==> flow/design.v (excerpt) <==
module MazeRunner(clk,RST_n,SS_n,MOSI,MISO,SCLK,PWMR,PWML,
                  DIRR,DIRL,IR_EN,BMPL_n,BMPR_n,buzz,
				  buzz_n,RX,LED);
  input clk;		 
  input RST_n;		 
  output SS_n;		 
  output MOSI;		 
  output SCLK;		 
  input MISO;		 
  output PWMR;		 
  output PWML;		 
  output DIRR;		 
  output DIRL;		 
  output IR_EN;		 
  input BMPL_n;		 
  input BMPR_n;		 
  output buzz;		 
  output buzz_n;
  input RX;			 
  output [7:0] LED;	 
  wire rst_n;		 
  wire send_resp;	 
  wire cmd_rdy;		 
  wire [15:0] cmd;	 
  wire clr_cmd_rdy;	 
  wire [11:0] IR_R0,IR_R1,IR_R2,IR_R3;
  wire [11:0] IR_L0,IR_L1,IR_L2,IR_L3;
  wire moving;
  wire IR_vld;					 
  wire line_present;		 
  wire err_vld;				 
  wire go;
  wire [15:0] err_raw;		 
  wire [15:0] err_opn_lp;	 
  wire [15:0] error;		 
  wire signed [11:0] lft_spd,rght_spd;
  wire bmp_raw;				 
  localparam FAST_SIM = 1;		 
  rst_synch iRST(.clk(clk),.RST_n(RST_n),.rst_n(rst_n));
  mtr_drv iDRV(.clk(clk), .rst_n(rst_n), .lft_duty(lft_spd), .rght_duty(rght_spd), .DIRL(DIRL), .DIRR(DIRR), .PWML(PWML), .PWMR(PWMR));
  ...
export LEC_CHECK = 0
export ABC_AREA = 1
export CAP_MARGIN = 20
export CORE_MARGIN = 2
export CORE_UTILIZATION = 72
export CTS_CLUSTER_DIAMETER = 25
export PLACE_DENSITY_LB_ADDON = 0.19
export SETUP_SLACK_MARGIN = 1.2
export SLEW_MARGIN = 0
create_clock -name core_clock -period 5.09 [get_ports {clk}]
run.sh (not shown) runs the stock make flow with config.mk's settings and CLKGATE_MAP_FILE=.
The baseline failed in 5_1_grt, error GRT-0232.
Edit:
Settings changed: CTS_CLUSTER_DIAMETER 25 to unset, CTS_CLUSTER_SIZE set to 74, MAX_ROUTING_LAYER set to met4, SETUP_SLACK_MARGIN 1.2 to 0.65, SLEW_MARGIN 0 to 20.
Clock period 5.09 ns to 5.12 ns, I/O delays scaled along.
Effect: Now the flow completed, yet does not pass: negative setup slack. Synthesized area does not change. Die size is unchanged. Synthesized cell count does not change.
Edit:
Settings changed: CTS_CLUSTER_SIZE 74 to unset, MAX_ROUTING_LAYER met4 to unset, SETUP_SLACK_MARGIN 0.65 to unset.
Outcome: The changed run finished with negative setup slack left. Cell count rises slightly. Routed wire length rises by a few percent. Worst setup slack is worse by 0.47 ns. Clock-buffer cell count rises by 15. Hold slack is better by 0.020 ns. Fmax falls by a little under a tenth. Via count rises slightly.
Edit:
Settings changed: PLACE_DENSITY set to 0.65, PLACE_DENSITY_LB_ADDON 0.19 to unset, SETUP_SLACK_MARGIN set to 0.01.
Clock period 5.12 ns to 4.72 ns, I/O delays scaled along.
- The new run produced a layout that fails on negative setup slack
- setup slack degrades by 0.24 ns
- total power grows by 7.6%
- core utilization grows by 1.3 points
- via count went down by 0.94%
- fmax climbs by about 2.7%
- synthesized area does not change
- die area is unchanged
- global-route usage stays flat
- cell count climbs by 1.1%
Edit:
Settings changed: PLACE_DENSITY 0.65 to unset, PLACE_DENSITY_LB_ADDON set to 0.19, SETUP_SLACK_MARGIN 0.01 to unset.
Clock period 4.72 ns to 5.09 ns, I/O delays scaled along.
Effect: The new run completed, yet does not pass: negative setup slack; global-route usage drops by 0.79 points; cell count drops slightly; utilization drops by 1.2 points; routed wire length hardly moves; flip-flop count stays the same; power drops by a little under a tenth; non-clock buffer count drops by 39; register-to-register slack improves by 0.45 ns.

---

Starting RTL as in the previous note.
make LEC_CHECK=0 ABC_AREA=1 CAP_MARGIN=0 CORE_ASPECT_RATIO=1.42 CORE_MARGIN=2 CORE_UTILIZATION=72 CTS_CLUSTER_DIAMETER=268 CTS_CLUSTER_SIZE=10 HOLD_SLACK_MARGIN=0.3 PLACE_DENSITY=0.36 SETUP_SLACK_MARGIN=-0.08 SLEW_MARGIN=40 TNS_END_PERCENT=5 finish   # period 4.36 ns
The starting point completed and failed the layout checks on negative setup slack.
Then changed:
CAP_MARGIN = 20   (was 0)
CORE_ASPECT_RATIO = not set   (was 1.42)
CTS_CLUSTER_DIAMETER = not set   (was 268)
CTS_CLUSTER_SIZE = 74   (was 10)
HOLD_SLACK_MARGIN = not set   (was 0.3)
PLACE_DENSITY = 0.37   (was 0.36)
SETUP_SLACK_MARGIN = not set   (was -0.08)
SLEW_MARGIN = 20   (was 40)
TNS_END_PERCENT = not set   (was 5)
clock period = 5.0 ns   (was 4.36 ns; I/O delays follow)
Result: The changed run finished but failed the layout checks on negative setup slack; wire length came out higher by about 0.65%; synthesized area is unchanged; global-route usage came out lower by 1.4 points; via count came out lower by about 0.6%; power came out lower by 10%; clock-buffer cell count came out lower by 26; non-clock buffer count came out lower by 25; first-iteration DRC count came out lower by about 10%; combinational power came out lower by about 10%; critical path depth came out lower by 3; final area came out higher by 0.75%.
Then changed:
ABC_AREA = not set   (was 1)
CORE_UTILIZATION = 67   (was 72)
CTS_CLUSTER_SIZE = not set   (was 74)
PLACE_DENSITY = not set   (was 0.37)
clock period = 5.12 ns   (was 5.0 ns; I/O delays follow)
Result: The new run completed and failed the layout checks on negative setup slack. Sequential share of layout area barely changes. Core utilization shrinks by 4.9 points. Final area barely changes. Setup slack is better by 0.092 ns. Register-to-register slack improves by 0.09 ns. Sequential power fell by about 1%.
Then changed:
CORE_UTILIZATION = 19   (was 67)
PLACE_DENSITY = 0.6   (was not set)
clock period = 7.84 ns   (was 5.12 ns; I/O delays follow)
After rerunning:
- With this change the flow passed the timing, DRC and antenna checks
- design area shrinks by a few percent
- area after synthesis does not change
- die size grows to 3.5 times its value
- routed wire length shrinks by roughly a tenth
Then changed:
CORE_UTILIZATION = 40   (was 19)
=>
- The new run finished with timing, DRC and antenna clean
- register-to-register slack degrades by 0.11 ns
- combinational power is lower by about 0.9%
- sequential power stays flat
- critical path depth rises by 13
- non-clock buffer count grows by 4
- clock power rises by about 3%

---

MazeRunner again, from the RTL that the note above started with.
==> flow/config.mk <==
export PLATFORM = sky130hd
export DESIGN_NAME = MazeRunner
export DESIGN_NICKNAME = MazeRunner
export VERILOG_FILES = /design/flow/design.v
export SDC_FILE = /design/flow/constraint.sdc
export NUM_CORES = 4
export LEC_CHECK = 0
export ABC_AREA = 0
export CAP_MARGIN = 15
export CELL_PAD_IN_SITES_DETAIL_PLACEMENT = 1
export CORE_ASPECT_RATIO = 0.72
export CORE_MARGIN = 4
export CORE_UTILIZATION = 23
export MIN_ROUTING_LAYER = met1
export PLACE_DENSITY_LB_ADDON = 0.17
export SETUP_SLACK_MARGIN = -0.24
export SLEW_MARGIN = 20
==> flow/constraint.sdc <==
create_clock -name core_clock -period 8.92 [get_ports {clk}]
set_input_delay 1.7840 -clock core_clock [delete_from_list [all_inputs] [get_ports {clk}]]
set_output_delay 1.7840 -clock core_clock [all_outputs]
set_load 0.01 [all_outputs]
The first run finished with timing, DRC and antenna clean.
Edit:
Settings changed: ABC_AREA 0 to unset, CAP_MARGIN 15 to 20, CELL_PAD_IN_SITES_DETAIL_PLACEMENT 1 to unset, CORE_ASPECT_RATIO 0.72 to unset, CORE_MARGIN 4 to 2, CORE_UTILIZATION 23 to 40, MIN_ROUTING_LAYER met1 to unset, PLACE_DENSITY set to 0.6, PLACE_DENSITY_LB_ADDON 0.17 to unset, SETUP_SLACK_MARGIN -0.24 to unset.
Clock period 8.92 ns to 9.13 ns, I/O delays scaled along.
After rerunning: Sequential share of layout area is higher by 1.4 points. Routed wire length is lower by 20%. Cell count is lower by 16%. Clock-buffer cell count is higher by 4. Non-clock buffer count is lower by 6. Via count is lower by 2.9%. Critical path depth is higher by 3. Core utilization is higher by 18 points. Hold slack is about the same. Die size is lower by 44%. Setup slack gets better by 0.22 ns.
Edit:
Settings changed: CORE_UTILIZATION 40 to 64, PLACE_DENSITY 0.6 to unset, SETUP_SLACK_MARGIN set to -0.46.
Clock period 9.13 ns to 4.6 ns, I/O delays scaled along.
The changed run reached the layout checks and failed them: negative setup slack; clock-buffer cell count rises by 2; flip-flop count does not change; routed wire length rises by about 16%; via count rises by about 12%; critical path depth rises by 13; setup slack loses 3.0 ns; sequential power rises by about 100%; power rises by about 90%; clock power rises by about 80%; sequential share of layout area falls by 4.6 points; hold slack is about the same.

---

Starting RTL as in the previous note.
// MazeRunner
module MazeRunner(clk,RST_n,SS_n,MOSI,MISO,SCLK,PWMR,PWML,
                  DIRR,DIRL,IR_EN,BMPL_n,BMPR_n,buzz,
				  buzz_n,RX,LED);
clock: 4.72 ns
lec_check: 0
abc_area: 1
cap_margin: 15
core_margin: 2
core_utilization: 72
cts_cluster_size: 72
place_density: 0.37
setup_slack_margin: 0.52
slew_margin: 0
The baseline finished but failed the layout checks on setup timing.
Rerun with:
- CORE_ASPECT_RATIO: not set -> 0.93
- HOLD_SLACK_MARGIN: not set -> 0.25
- SETUP_SLACK_MARGIN: 0.52 -> -0.33
=> The new run finished but failed the layout checks on setup timing; cell area went down by a few percent; routed wire length came out lower by roughly a tenth; area after synthesis does not change; die area hardly moves; worst setup slack improved by 0.17 ns; clock power climbs by a few percent; worst hold slack is worse by 0.017 ns; non-clock buffer count went down by 55.
Rerun with:
- ABC_AREA: 1 -> not set
- CAP_MARGIN: 15 -> 20
- CORE_ASPECT_RATIO: 0.93 -> not set
- CTS_CLUSTER_SIZE: 72 -> not set
- HOLD_SLACK_MARGIN: 0.25 -> not set
- PLACE_DENSITY: 0.37 -> 0.65
- SETUP_SLACK_MARGIN: -0.33 -> 1.76
- SLEW_MARGIN: 0 -> 20
- clock period: 4.72 -> 7.0 ns (I/O delays scaled with it)
What happened: With this change the flow finished clean; worst setup slack gains 1.9 ns; power shrinks by about 32%; final cell count drops by about 14%; synthesized area drops by about 1.5%; via count falls by about 6.6%; die size is lower by about 1.5%; combinational power is lower by 28%; synthesized cell count falls by about 14%; critical path depth fell by 6; wire length fell by 1.2%; maximum frequency shrinks by about 5.6%.
Rerun with:
- CORE_UTILIZATION: 72 -> 20
- PLACE_DENSITY: 0.65 -> 0.6
- SETUP_SLACK_MARGIN: 1.76 -> not set
- clock period: 7.0 -> 10.1 ns (I/O delays scaled with it)
Outcome: Final area drops by 2.2%; setup slack improves by 0.81 ns; total power drops by 30%; synthesized area stays the same.
No activity file was given, so power comes from the tool's default toggle rates.
